==> flow/design.v (excerpt) <==
module MatrixMultUnit(
  input wire reset_n                      ,  
  input wire clk                          ,
  input wire dut_valid                    , 
  output wire dut_ready                   ,
  output wire                           dut__tb__sram_input_write_enable  ,
  output wire [16-1 : 0     ]   dut__tb__sram_input_write_address ,
  output wire [32-1 : 0     ]   dut__tb__sram_input_write_data    ,
  output reg  [16-1 : 0     ]   dut__tb__sram_input_read_address  , 
  input  wire [32-1 : 0     ]   tb__dut__sram_input_read_data     ,     
  output wire                           dut__tb__sram_weight_write_enable  ,
  output wire [16-1 : 0     ]   dut__tb__sram_weight_write_address ,
  output wire [32-1 : 0     ]   dut__tb__sram_weight_write_data    ,
  output reg  [16-1 : 0     ]   dut__tb__sram_weight_read_address  , 
  input  wire [32-1 : 0     ]   tb__dut__sram_weight_read_data     ,     
  output wire                           dut__tb__sram_result_write_enable  ,
  output reg  [16-1 : 0     ]   dut__tb__sram_result_write_address ,
  output wire [32-1 : 0     ]   dut__tb__sram_result_write_data    ,
  output reg  [16-1 : 0     ]   dut__tb__sram_result_read_address  , 
  input  wire [32-1 : 0     ]   tb__dut__sram_result_read_data     ,    
  output wire                           dut__tb__sram_scratchpad_write_enable  ,
  output reg  [16-1 : 0     ]   dut__tb__sram_scratchpad_write_address ,
  output wire [32-1 : 0     ]   dut__tb__sram_scratchpad_write_data    ,
  output reg  [16-1 : 0     ]   dut__tb__sram_scratchpad_read_address  , 
  input  wire [32-1 : 0     ]   tb__dut__sram_scratchpad_read_data  
);
Size in the first run: roughly 390 I/O pins.
make LEC_CHECK=0 ABC_AREA=1 CAP_MARGIN=5 CORE_MARGIN=2 CORE_UTILIZATION=71 CTS_CLUSTER_DIAMETER=298 CTS_CLUSTER_SIZE=34 SLEW_MARGIN=20 finish   # period 6.59 ns
run.sh (not shown) runs the stock make flow with config.mk's settings and CLKGATE_MAP_FILE=.
The starting point ended with an error in global routing (5_1_grt) (GRT-0232).
Rerun with:
--- a/flow/config.mk
+++ b/flow/config.mk
@@ -8,2 +8 @@
-export ABC_AREA = 1
-export CAP_MARGIN = 5
+export CAP_MARGIN = 20
@@ -11,3 +10 @@
-export CORE_UTILIZATION = 71
-export CTS_CLUSTER_DIAMETER = 298
-export CTS_CLUSTER_SIZE = 34
+export CORE_UTILIZATION = 40
==> flow/constraint.sdc (replaced) <==
create_clock -name core_clock -period 10.0 [get_ports {clk}]
set_input_delay 2.0000 -clock core_clock [delete_from_list [all_inputs] [get_ports {clk}]]
set_output_delay 2.0000 -clock core_clock [all_outputs]
set_load 0.01 [all_outputs]
Outcome: This time the run passed the timing, DRC and antenna checks. Synthesized cell count is lower by 18%. Synthesized area is lower by 4.2%. Die size is higher by 69%.
Rerun with:
--- a/flow/config.mk
+++ b/flow/config.mk
@@ -10 +10 @@
-export CORE_UTILIZATION = 40
+export CORE_UTILIZATION = 58
==> flow/constraint.sdc (replaced) <==
create_clock -name core_clock -period 6.65 [get_ports {clk}]
set_input_delay 1.3300 -clock core_clock [delete_from_list [all_inputs] [get_ports {clk}]]
set_output_delay 1.3300 -clock core_clock [all_outputs]
set_load 0.01 [all_outputs]
What happened: With this change the flow finished with setup timing left. Cell area climbs by about 8%. Utilization went up by 25 points. Clock-buffer cell count goes up by 1. Synthesized cell count does not change. Routed wire length grows by about 1.8%.
Rerun with:
--- a/flow/config.mk
+++ b/flow/config.mk
@@ -10 +10,2 @@
-export CORE_UTILIZATION = 58
+export CORE_UTILIZATION = 71
+export CTS_CLUSTER_SIZE = 34
==> flow/constraint.sdc (replaced) <==
create_clock -name core_clock -period 6.59 [get_ports {clk}]
set_input_delay 1.3180 -clock core_clock [delete_from_list [all_inputs] [get_ports {clk}]]
set_output_delay 1.3180 -clock core_clock [all_outputs]
set_load 0.01 [all_outputs]
After rerunning:
- The new run finished but fails on setup timing
- register-to-register slack is worse by 0.60 ns
- via count rises by 9.6%
- cell count goes down by 2.6%
- maximum frequency goes down by 7.2%
- wire length grows by 9.8%
- count of clock-buffer cells in the layout went down by 8
- die area falls by 18%
Rerun with:
--- a/flow/config.mk
+++ b/flow/config.mk
@@ -10,0 +11 @@
+export CTS_CLUSTER_DIAMETER = 28
@@ -11,0 +13 @@
+export SETUP_SLACK_MARGIN = 1.88
Outcome: This time the run aborted during global routing (5_1_grt), error GRT-0232. Die size stays the same. Area after synthesis does not change. Synthesized cell count is unchanged.


MatrixMultUnit again, from the RTL that the note above started with.
make LEC_CHECK=0 CAP_MARGIN=0 CORE_MARGIN=2 CORE_UTILIZATION=72 CTS_CLUSTER_DIAMETER=30 CTS_CLUSTER_SIZE=34 SLEW_MARGIN=20 finish   # period 7.59 ns
Next try:
- CAP_MARGIN: 0 -> 20
- CORE_UTILIZATION: 72 -> 69
- CTS_CLUSTER_DIAMETER: 30 -> default
- CTS_CLUSTER_SIZE: 34 -> default
- clock period: 7.59 -> 15.0 ns (I/O delays scaled with it)
Effect: Utilization is lower by 7.1 points; setup slack gets better by 6700 ps; cell area is lower by a few percent; non-clock buffer count shrinks by 96; flip-flop count is unchanged; clock skew came out lower by 6.0 ps; cell count is lower by a few percent; wire length decreases by a few percent.
Next try:
- CORE_UTILIZATION: 69 -> 68
- clock period: 15.0 -> 8.17 ns (I/O delays scaled with it)
Effect: Clock skew shrinks by 13 ps; global-route usage shrinks by 0.30 points; register-to-register slack degrades by 6500 ps; non-clock buffer count grows by 53; hold slack degrades by 9.6 ps; final area grows by 0.53%; die area grows by 1.5%; routed wire length grows by 0.89%; first-iteration DRC count shrinks by 6.5%.
Next try:
- CAP_MARGIN: 20 -> 15
- CTS_CLUSTER_DIAMETER: default -> 325
- SETUP_SLACK_MARGIN: default -> -0.64
- clock period: 8.17 -> 6.65 ns (I/O delays scaled with it)
This time the run produced a layout that fails on negative setup slack.
Critical path depth increases by 6.
Clock-buffer cell count went down by 12.
Area after synthesis stays the same.
Hold slack is better by 3.1 ps.
First-iteration DRC count rose by 11%.
